==> 02-16 <==
==> flow/design.v <==
module alu(OPA, OPB, CIN,INP_VALID, CLK, RST, CMD, CE, MODE, COUT, OFLOW, RES, G, E, L, ERR);
    input ['d8-1:0] OPA, OPB;
    input CLK, RST, CE, MODE, CIN;
    input [1:0] INP_VALID;
    input ['d4-1:0] CMD;
    output reg ['d16-1:0] RES;
    output reg COUT;
    output reg OFLOW;
    output reg G;
    output reg E;
    output reg L;
    output reg ERR;
    reg ['d16-1:0] RES_next;
    reg COUT_next, OFLOW_next, G_next, E_next, L_next, ERR_next;
    reg ['d16-1:0] res_t;
    reg cout_t, oflow_t, g_t, e_t, l_t, err_t;
    always @(posedge CLK or posedge RST) begin
        if (RST) begin
            RES <= {'d16{1'b0}};
            COUT <= 1'b0;
            OFLOW <= 1'b0;
            G <= 1'b0;
            E <= 1'b0;
            L <= 1'b0;
            ERR <= 1'b0;
        end
        else begin
                RES <= RES_next;
                COUT <= COUT_next;
                OFLOW <= OFLOW_next;
                G <= G_next;
                E <= E_next;
                L <= L_next;
                ERR <= ERR_next;
        end
    end
    always @(posedge CLK) begin
        res_t = {'d16{1'b0}};
        cout_t = 1'b0;
        oflow_t = 1'b0;
        g_t = 1'b0;
        e_t = 1'b0;
        l_t = 1'b0;
        err_t = 1'b0;
        if (CE) begin
            if (MODE) begin
                case (CMD)
                   'd0: begin
                        if (INP_VALID == 'b11) begin
                            res_t = OPA+ OPB;
                            cout_t = res_t[8]; 
                        end
                   end
                   'd1: begin
                        if (INP_VALID == 'b11) begin
                            oflow_t = (OPA < OPB);
                            res_t = OPA - OPB;
                        end
                   end
                   'd2: begin
                        if (INP_VALID == 'b11) begin
                            res_t = OPA + OPB + CIN;
                            cout_t = res_t[8];
                        end
                   end
                   'd3: begin
                        if (INP_VALID == 'b11) begin
                            oflow_t = (OPA < (OPB + CIN));
                            res_t = OPA - OPB - CIN;
                        end
                   end
                   'd4:  begin
                        if (INP_VALID[0] == 'b1) begin
                            res_t = OPA + 1;
                        end
                   end
                   'd5: begin
                        if (INP_VALID[0] == 'b1) begin
                            res_t = OPA - 1;
                            if (OPA == {'d8{1'b0}}) oflow_t = 1;
                        end
                   end
                   'd6: begin
                        if (INP_VALID[1] == 'b1) begin
                            res_t = OPB + 1;
                        end
                   end
                   'd7: begin
                        if (INP_VALID[1] == 'b1) begin
                            res_t = OPB - 1;
                            if (OPB == {'d8{1'b0}}) oflow_t = 1;
                        end
                   end
                   'd8: begin
                        if (INP_VALID == 'b11) begin
                            if (OPA == OPB) begin
                                e_t = 1'b1;
                                g_t = 1'b0;
                                l_t = 1'b0;
                            end
                            else if (OPA > OPB) begin
                                e_t = 1'b0;
                                g_t = 1'b1;
                                l_t = 1'b0;
                            end
                            else begin
                                e_t = 1'b0;
                                g_t = 1'b0;
                                l_t = 1'b1;
                            end
                        end
                   end
                   'd9: begin
                        if (INP_VALID == 'b11) begin
                            res_t = (OPA + 1) * (OPB + 1);
                        end
                   end
                   'd10: begin
                        if (INP_VALID == 'b11) begin
                            res_t = (OPA << 1) * (OPB);
                        end
                   end
                   'd11: begin
                        if (INP_VALID == 'b11) begin
                            res_t = $signed(OPA) + $signed(OPB);
                            oflow_t =((OPA[7] == OPB[7]) && (res_t[7] != OPA[7]));
                            cout_t = res_t[8];
                            if ($signed(res_t) < 0) l_t = 1'b1;
                            else if ($signed(res_t) > 0) g_t = 1'b1;
                            else e_t = 1'b1;
                        end
                   end
                   'd12: begin
                        if (INP_VALID == 'b11) begin
                            res_t = $signed(OPA) - $signed(OPB);
                            oflow_t = ((OPA[7] != OPB[7]) && (res_t[7] != OPA[7]));
                            cout_t = res_t[8];
                            if ($signed(res_t) < 0) l_t = 1'b1;
                            else if ($signed(res_t) > 0) g_t = 1'b1;
                            else e_t = 1'b1;
                        end
                   end
                   default:;
               endcase
            end
            else begin
                case (CMD)
                    'd0:begin
                        if (INP_VALID == 'b11) res_t = {1'b0, OPA & OPB};
                    end
                    'd1:begin
                        if (INP_VALID == 'b11) res_t = {1'b0, ~(OPA & OPB)};
                    end
                    'd2:begin
                        if (INP_VALID == 'b11)res_t = {1'b0, OPA | OPB};
                    end
                    'd3:begin
                        if (INP_VALID == 'b11)res_t = {1'b0, ~(OPA | OPB)};
                    end
                    'd4:begin
                        if (INP_VALID == 'b11) res_t = {1'b0, OPA ^ OPB};
                    end
                    'd5:begin
                        if (INP_VALID == 'b11) res_t = {1'b0, ~(OPA ^ OPB)};
                    end
                    'd6:begin
                        if (INP_VALID[0] == 'b1)
                            res_t = ~OPA &{'d8 {1'b1}};
                    end
                    'd7:begin
                        if (INP_VALID[1] == 'b1)
                            res_t =  ~OPB&{'d8{1'b1}};
                    end
                    'd8:begin
                        if (INP_VALID[0] == 'b1)
                            res_t = (OPA >> 1) &{'d8{1'b1}} ;
                    end
                    'd9:begin
                        if (INP_VALID[0] == 'b1)
                            res_t = (OPA << 1)&{'d8{1'b1}};
                    end
                    'd10:begin
                        if (INP_VALID[1] == 'b1)
                            res_t = (OPB >> 1)&{'d8{1'b1}};
                    end
                    'd11:begin
                        if (INP_VALID[1] == 'b1)
                            res_t = (OPB << 1)&{'d8{1'b1}};
                    end
                    'd12:begin
                        if (INP_VALID == 'b11) begin
                            if (!(|OPB['d8-1:'d2+1])) begin
                                res_t = ((OPA <<  OPB['d2:0]) | (OPA >> ('d8 -  OPB['d2:0])))&{'d8{1'b1}};
                            end
                            else err_t = 1'b1;
                        end
                    end
                    'd13:begin
                        if (INP_VALID == 'b11) begin
                            if (!(|OPB['d8-1:'d2+1])) begin
                                res_t = ((OPA >> OPB['d2:0]) | (OPA << ('d8 - OPB['d2:0]))) &{'d8{1'b1}};
                            end
                            else err_t = 1'b1;
                        end
                    end
                    default: ;
                endcase
            end
            if(!(MODE == 1 && (CMD == 'd10 || CMD == 'd9 || CMD == 'd12 || CMD == 'd11)))
                res_t = res_t & {'d8{1'b1}};
        end
        RES_next <= res_t;
        COUT_next <= cout_t;
        OFLOW_next <= oflow_t;
        G_next <= g_t;
        E_next <= e_t;
        L_next <= l_t;
        ERR_next <= err_t;
    end
endmodule
==> flow/run.sh <==
#!/bin/bash
# the make line also repeats each setting of config.mk as NAME=value (left out here)
make -C /OpenROAD-flow-scripts/flow DESIGN_CONFIG=/design/flow/config.mk WORK_HOME=/design/flow/orfs CLKGATE_MAP_FILE= finish
==> flow/config.mk <==
export PLATFORM = sky130hd
export DESIGN_NAME = alu
export DESIGN_NICKNAME = alu
export VERILOG_FILES = /design/flow/design.v
export SDC_FILE = /design/flow/constraint.sdc
export NUM_CORES = 4
export LEC_CHECK = 0
export CAP_MARGIN = 15
export CORE_MARGIN = 2
export CORE_UTILIZATION = 68
export CTS_CLUSTER_DIAMETER = 27
export CTS_CLUSTER_SIZE = 36
export SETUP_SLACK_MARGIN = 1.24
export SLEW_MARGIN = 20
==> flow/constraint.sdc <==
create_clock -name core_clock -period 6.41 [get_ports {CLK}]
set_input_delay 1.2820 -clock core_clock [delete_from_list [all_inputs] [get_ports {CLK}]]
set_output_delay 1.2820 -clock core_clock [all_outputs]
set_load 0.01 [all_outputs]
==> inputs of 12-21, as changes to 02-16 <==
- ABC_AREA: not set -> 0
- CAP_MARGIN: 15 -> 0
- CORE_ASPECT_RATIO: not set -> 1.43
- CORE_UTILIZATION: 68 -> 67
- CTS_CLUSTER_DIAMETER: 27 -> not set
- CTS_CLUSTER_SIZE: 36 -> not set
- GPL_ROUTABILITY_DRIVEN: not set -> 1
- PLACE_DENSITY: not set -> 0.61
- SETUP_SLACK_MARGIN: 1.24 -> 0.17
- TNS_END_PERCENT: not set -> 10
==> flow/constraint.sdc (replaced) <==
create_clock -name core_clock -period 5.46 [get_ports {CLK}]
set_input_delay 1.0920 -clock core_clock [delete_from_list [all_inputs] [get_ports {CLK}]]
set_output_delay 1.0920 -clock core_clock [all_outputs]
set_load 0.01 [all_outputs]
==> notes <==
In 02-16 the die size is smaller than in 12-21, by 1.5%.
Synthesized cell count is the same in 12-21 and 02-16.
Area after synthesis is the same in 12-21 and 02-16.
12-21 completed, yet does not pass: negative setup slack. 02-16 stopped in global routing.

* * *

==> v15 <==
RTL: the design.v shown in full above, as it stands there.
export LEC_CHECK = 0
export ABC_AREA = 1
export CAP_MARGIN = 20
export CORE_MARGIN = 2
export CORE_UTILIZATION = 72
export CTS_CLUSTER_DIAMETER = 308
export CTS_CLUSTER_SIZE = 14
export SETUP_SLACK_MARGIN = 1.02
export SLEW_MARGIN = 20
create_clock -name core_clock -period 3.45 [get_ports {CLK}]
run.sh (not shown) runs the stock make flow with config.mk's settings and CLKGATE_MAP_FILE=.
==> inputs of v12, as changes to v15 <==
Settings changed: CELL_PAD_IN_SITES_GLOBAL_PLACEMENT from default to 2, CORE_UTILIZATION 72 to 40, CTS_CLUSTER_DIAMETER 308 to default, CTS_CLUSTER_SIZE 14 to 60, HOLD_SLACK_MARGIN from default to 0.2, MAX_ROUTING_LAYER from default to met4, SETUP_SLACK_MARGIN 1.02 to 0.72, TNS_END_PERCENT from default to 55.
==> flow/constraint.sdc (replaced) <==
create_clock -name core_clock -period 8.0 [get_ports {CLK}]
set_input_delay 1.6000 -clock core_clock [delete_from_list [all_inputs] [get_ports {CLK}]]
set_output_delay 1.6000 -clock core_clock [all_outputs]
set_load 0.01 [all_outputs]
==> notes <==
v12 produced a clean layout. v15 died in 4_1_cts (DPL-0038).
In synthesized area, v15 and v12 do not differ.
Synthesized cell count is the same in v12 and v15.
Against v15, the die size of v12 is larger by 77%.

* * *

==> job 8354: inputs <==
RTL: the design.v shown in full above, as it stands there.
make LEC_CHECK=0 ABC_AREA=1 CAP_MARGIN=20 CORE_MARGIN=2 CORE_UTILIZATION=64 CTS_CLUSTER_SIZE=99 SLEW_MARGIN=20 finish   # period 5.4 ns
==> job 2738: changes against job 8354 <==
ABC_AREA = unset   (was 1)
CORE_UTILIZATION = 66   (was 64)
CTS_CLUSTER_SIZE = 74   (was 99)
SETUP_SLACK_MARGIN = -0.34   (was unset)
==> flow/constraint.sdc (replaced) <==
create_clock -name core_clock -period 5.63 [get_ports {CLK}]
set_input_delay 1.1260 -clock core_clock [delete_from_list [all_inputs] [get_ports {CLK}]]
set_output_delay 1.1260 -clock core_clock [all_outputs]
set_load 0.01 [all_outputs]
==> job 2467: changes against job 8354 <==
CORE_UTILIZATION = 72   (was 64)
CTS_CLUSTER_DIAMETER = 329   (was unset)
PLACE_DENSITY = 0.43   (was unset)
==> comparison table <==
item                                                                             job 8354                   job 2467                    job 2738
DP Wirelength                                                                    34000 µm                   31300 µm                    30600 µm
Startpoint of the worst hold path                                             RES_next[4]                          -                 RES_next[9]
Result of the run                                              complete, but fails checks  aborted with a tool error  complete, but fails checks
Last stage reached                                                                      -                    5_1_grt                           -
Reasons for failing layout checks                                    negative setup slack                          -        negative setup slack
Yosys chip area                                                                 10600 µm²                  10600 µm²                   10200 µm²
Critical-path top delay cell                                                         fa_1                          -                        fa_1
Power group with the largest share                                    combinational cells                          -         combinational cells
Netlist area before placement                                                   10600 µm²                  10600 µm²                   10200 µm²
Setup WS pre-CTS                                                                -0.930 ns                  -0.970 ns                    -1.11 ns
Number of max-cap violations                                                            0                          -                           0
Number of multi-input logic gates                                                    1241                          -                        1015
Clock network latency to the later pin of the worst-skew pair                     0.29 ns                          -                     0.29 ns
Non-filler instance count after layout                                               2058                          -                        1639
Maximum cell stage delay along the critical path                                  0.57 ns                          -                     0.55 ns
CTS clock-pin slew for the worst setup and hold paths                             0.07 ns                          -                     0.06 ns
Met2 wire length                                                                 20100 µm                          -                    17100 µm
Power is estimated from default activity; no workload was simulated.
